exp/cedar:
Design median, start of the top module:
module median
#(
    parameter MEM_DATA_WIDTH = 32,
    parameter LUT_ADDR_WIDTH = 10,  
    parameter MEM_ADDR_WIDTH = 10,  
    parameter PIXEL_DATA_WIDTH = 8,
    parameter IMG_WIDTH  = 320,
    parameter IMG_HEIGHT = 320
)(
    input clk,  
    input rst_n,  
    input [31:0] word0,
    input [31:0] word1,
    input [31:0] word2,
    output [PIXEL_DATA_WIDTH-1:0] pixel1,
    output [PIXEL_DATA_WIDTH-1:0] pixel2,
    output [PIXEL_DATA_WIDTH-1:0] pixel3,
    output [PIXEL_DATA_WIDTH-1:0] pixel4,
    output [LUT_ADDR_WIDTH-1:0] raddr_a,
    output [LUT_ADDR_WIDTH-1:0] raddr_b,
    output [LUT_ADDR_WIDTH-1:0] raddr_c,
    output [MEM_ADDR_WIDTH-1:0] waddr
);
    wire [PIXEL_DATA_WIDTH-1:0] x2_y1;
    wire [PIXEL_DATA_WIDTH-1:0] x2_y0;
    wire [PIXEL_DATA_WIDTH-1:0] x2_ym1;
    wire [PIXEL_DATA_WIDTH-1:0] x1_y1;
    wire [PIXEL_DATA_WIDTH-1:0] x1_y0;
    wire [PIXEL_DATA_WIDTH-1:0] x1_ym1;
    wire [PIXEL_DATA_WIDTH-1:0] x0_y1;
    wire [PIXEL_DATA_WIDTH-1:0] x0_y0;
    wire [PIXEL_DATA_WIDTH-1:0] x0_ym1;
    wire [PIXEL_DATA_WIDTH-1:0] xm1_y1;
    wire [PIXEL_DATA_WIDTH-1:0] xm1_y0;
    wire [PIXEL_DATA_WIDTH-1:0] xm1_ym1;
    assign x2_y1   = word0[PIXEL_DATA_WIDTH-1:0];
    assign x2_y0   = word1[PIXEL_DATA_WIDTH-1:0];
    assign x2_ym1  = word2[PIXEL_DATA_WIDTH-1:0];
    assign x1_y1   = word0[(PIXEL_DATA_WIDTH*2)-1:PIXEL_DATA_WIDTH];
    assign x1_y0   = word1[(PIXEL_DATA_WIDTH*2)-1:PIXEL_DATA_WIDTH];
    assign x1_ym1  = word2[(PIXEL_DATA_WIDTH*2)-1:PIXEL_DATA_WIDTH];
    assign x0_y1   = word0[(PIXEL_DATA_WIDTH*3)-1:(PIXEL_DATA_WIDTH*2)];
    assign x0_y0   = word1[(PIXEL_DATA_WIDTH*3)-1:(PIXEL_DATA_WIDTH*2)];
    assign x0_ym1  = word2[(PIXEL_DATA_WIDTH*3)-1:(PIXEL_DATA_WIDTH*2)];
    assign xm1_y1  = word0[(PIXEL_DATA_WIDTH*4)-1:(PIXEL_DATA_WIDTH*3)];
    assign xm1_y0  = word1[(PIXEL_DATA_WIDTH*4)-1:(PIXEL_DATA_WIDTH*3)];
    assign xm1_ym1 = word2[(PIXEL_DATA_WIDTH*4)-1:(PIXEL_DATA_WIDTH*3)];
    wire [PIXEL_DATA_WIDTH-1:0] c3l;
    wire [PIXEL_DATA_WIDTH-1:0] c3h;
    wire [PIXEL_DATA_WIDTH-1:0] c3m;
  ...
Size: roughly 3600 cells after synthesis, roughly 170 I/O pins.
==> flow/config.mk <==
export PLATFORM = sky130hd
export DESIGN_NAME = median
export DESIGN_NICKNAME = median
export VERILOG_FILES = /design/flow/design.v
export SDC_FILE = /design/flow/constraint.sdc
export NUM_CORES = 4
export LEC_CHECK = 0
export ABC_AREA = 1
export CAP_MARGIN = 20
export CORE_ASPECT_RATIO = 1.76
export CORE_MARGIN = 2
export CORE_UTILIZATION = 22
export CTS_CLUSTER_DIAMETER = 184
export CTS_CLUSTER_SIZE = 100
export PLACE_DENSITY = 0.82
export SLEW_MARGIN = 0
==> flow/constraint.sdc <==
create_clock -name core_clock -period 30.0 [get_ports {clk}]
set_input_delay 6.0000 -clock core_clock [delete_from_list [all_inputs] [get_ports {clk}]]
set_output_delay 6.0000 -clock core_clock [all_outputs]
set_load 0.01 [all_outputs]
run.sh (not shown) runs the stock make flow with config.mk's settings and CLKGATE_MAP_FILE=.
--- input diff exp/cedar..exp/pepper ---
==> flow/config.mk <==
export PLATFORM = sky130hd
export DESIGN_NAME = median
export DESIGN_NICKNAME = median
export VERILOG_FILES = /design/flow/design.v
export SDC_FILE = /design/flow/constraint.sdc
export NUM_CORES = 4
export LEC_CHECK = 0
export ABC_AREA = 1
export CAP_MARGIN = 35
export CELL_PAD_IN_SITES_DETAIL_PLACEMENT = 2
export CORE_MARGIN = 2
export CORE_UTILIZATION = 40
export CTS_CLUSTER_DIAMETER = 274
export GPL_ROUTABILITY_DRIVEN = 1
export GPL_TIMING_DRIVEN = 0
export HOLD_SLACK_MARGIN = 0.23
export SETUP_SLACK_MARGIN = 5.0
export SLEW_MARGIN = 20
export TNS_END_PERCENT = 80
Results
As far as number of flip-flops and latches in the synthesized netlist goes, exp/pepper and exp/cedar are indistinguishable; the numbers are identical. exp/pepper: height of the die is 44% lower than what exp/cedar reported. exp/pepper is listed as incomplete: the tool reported an error in clock tree synthesis (4_1_cts) and the run ended there. exp/pepper against exp/cedar: sum of net half-perimeters after detailed placement picked up an extra 89%, adder and majority cell fraction of the synthesized area neither gained nor lost much, number of top-level pins neither gained nor lost much, area enclosed by the die boundary lost 46000 sq um, placement-stage worst setup slack lost 3.24 ns. Summary of the comparison: instance area at placement is lower in exp/pepper, relative to exp/cedar. Across both runs, share of the core filled by cells before placement was higher for exp/pepper than for exp/cedar. Cmp exp/cedar and exp/pepper / horizontal die dimension / higher: exp/cedar.
Relative to exp/pepper, the following input files were edited for exp/umber:
==> flow/config.mk <==
export PLATFORM = sky130hd
export DESIGN_NAME = median
export DESIGN_NICKNAME = median
export VERILOG_FILES = /design/flow/design.v
export SDC_FILE = /design/flow/constraint.sdc
export NUM_CORES = 4
export LEC_CHECK = 0
export ABC_AREA = 1
export CAP_MARGIN = 20
export CORE_ASPECT_RATIO = 0.5
export CORE_MARGIN = 2
export CORE_UTILIZATION = 22
export CTS_CLUSTER_DIAMETER = 184
export CTS_CLUSTER_SIZE = 100
export SETUP_SLACK_MARGIN = -0.85
export SLEW_MARGIN = 20
--- outcome ---
exp/umber reached the end of the flow, and the finished layout is clean on the timing, design-rule and antenna checks.
On global placement routability congestion: between exp/pepper and exp/umber, it ends up higher for exp/pepper.
Area share of fa/ha/maj cells after synthesis: exp/umber vs exp/pepper identical
On area fraction in compound gates, exp/umber tracks exp/pepper almost exactly.
Synthesized area came out exactly the same in exp/pepper and exp/umber.
exp/pepper → exp/umber: synthesized net count closely matched the old numbers, total die area +about 80%.
On standard cell core area, exp/pepper beats exp/umber.
Looking at horizontal extent of the die across exp/pepper and exp/umber, the one that comes out lower is exp/pepper.
The inputs of exp/xenon differ from those of exp/umber as listed below.
-- flow/config.mk --
<<< exp/umber, line 10
export CORE_ASPECT_RATIO = 0.5
>>> exp/xenon, line 10
<<< exp/umber, line 12
export CORE_UTILIZATION = 22
export CTS_CLUSTER_DIAMETER = 184
export CTS_CLUSTER_SIZE = 100
export SETUP_SLACK_MARGIN = -0.85
>>> exp/xenon, line 11
export CORE_UTILIZATION = 41
export CTS_CLUSTER_DIAMETER = 251
export CTS_CLUSTER_SIZE = 14
export GPL_ROUTABILITY_DRIVEN = 0
export PLACE_DENSITY_LB_ADDON = 0.1
export SETUP_SLACK_MARGIN = -1.39
- exp/xenon vs exp/umber: height of the chip up
- exp/xenon — post-detailed-route wirelength per cell about 2.3% higher, exp/umber as reference
- Cell count after placement (exp/umber / exp/xenon): 1.15
- Comparing maximum number of pins on one net before global-route repair for exp/xenon and exp/umber, the smaller number came from exp/xenon.
- Final worst setup slack is lower on exp/umber
- Diff exp/umber -> exp/xenon | post-route standard cell area excluding fillers | decrease of 940 sq um
- Number of DRC markers after the initial detailed-route iteration was higher in exp/umber than in exp/xenon.
- Higher worst-case hold slack among exp/xenon and exp/umber: exp/umber
- Compared with exp/umber, exp/xenon shows a higher number of cell rows.
- Between exp/xenon and exp/umber, the difference in worst-skew pair later-pin latency is negligible.
The inputs of exp/fjord differ from those of exp/xenon as listed below.
==> flow/config.mk <==
export PLATFORM = sky130hd
export DESIGN_NAME = median
export DESIGN_NICKNAME = median
export VERILOG_FILES = /design/flow/design.v
export SDC_FILE = /design/flow/constraint.sdc
export NUM_CORES = 4
export LEC_CHECK = 0
export ABC_AREA = 1
export CAP_MARGIN = 20
export CORE_ASPECT_RATIO = 0.5
export CORE_MARGIN = 2
export CORE_UTILIZATION = 44
export CTS_CLUSTER_DIAMETER = 184
export CTS_CLUSTER_SIZE = 100
export SLEW_MARGIN = 20
export TNS_END_PERCENT = 5
- Between exp/xenon and exp/fjord, the sequential share of cell area does not differ in any meaningful way.
- Critical-path cell with the highest stage delay: sky130_fd_sc_hd__a32oi_1 -> exp/fjord, sky130_fd_sc_hd__o21ai_0 -> exp/xenon
- Going from exp/xenon to exp/fjord, core region area shows a reduction of about 7%.
- There was hardly any difference in combinational gate area between exp/fjord and exp/xenon.
- Total of clock buffers placed in the layout for exp/fjord: 1 up relative to exp/xenon
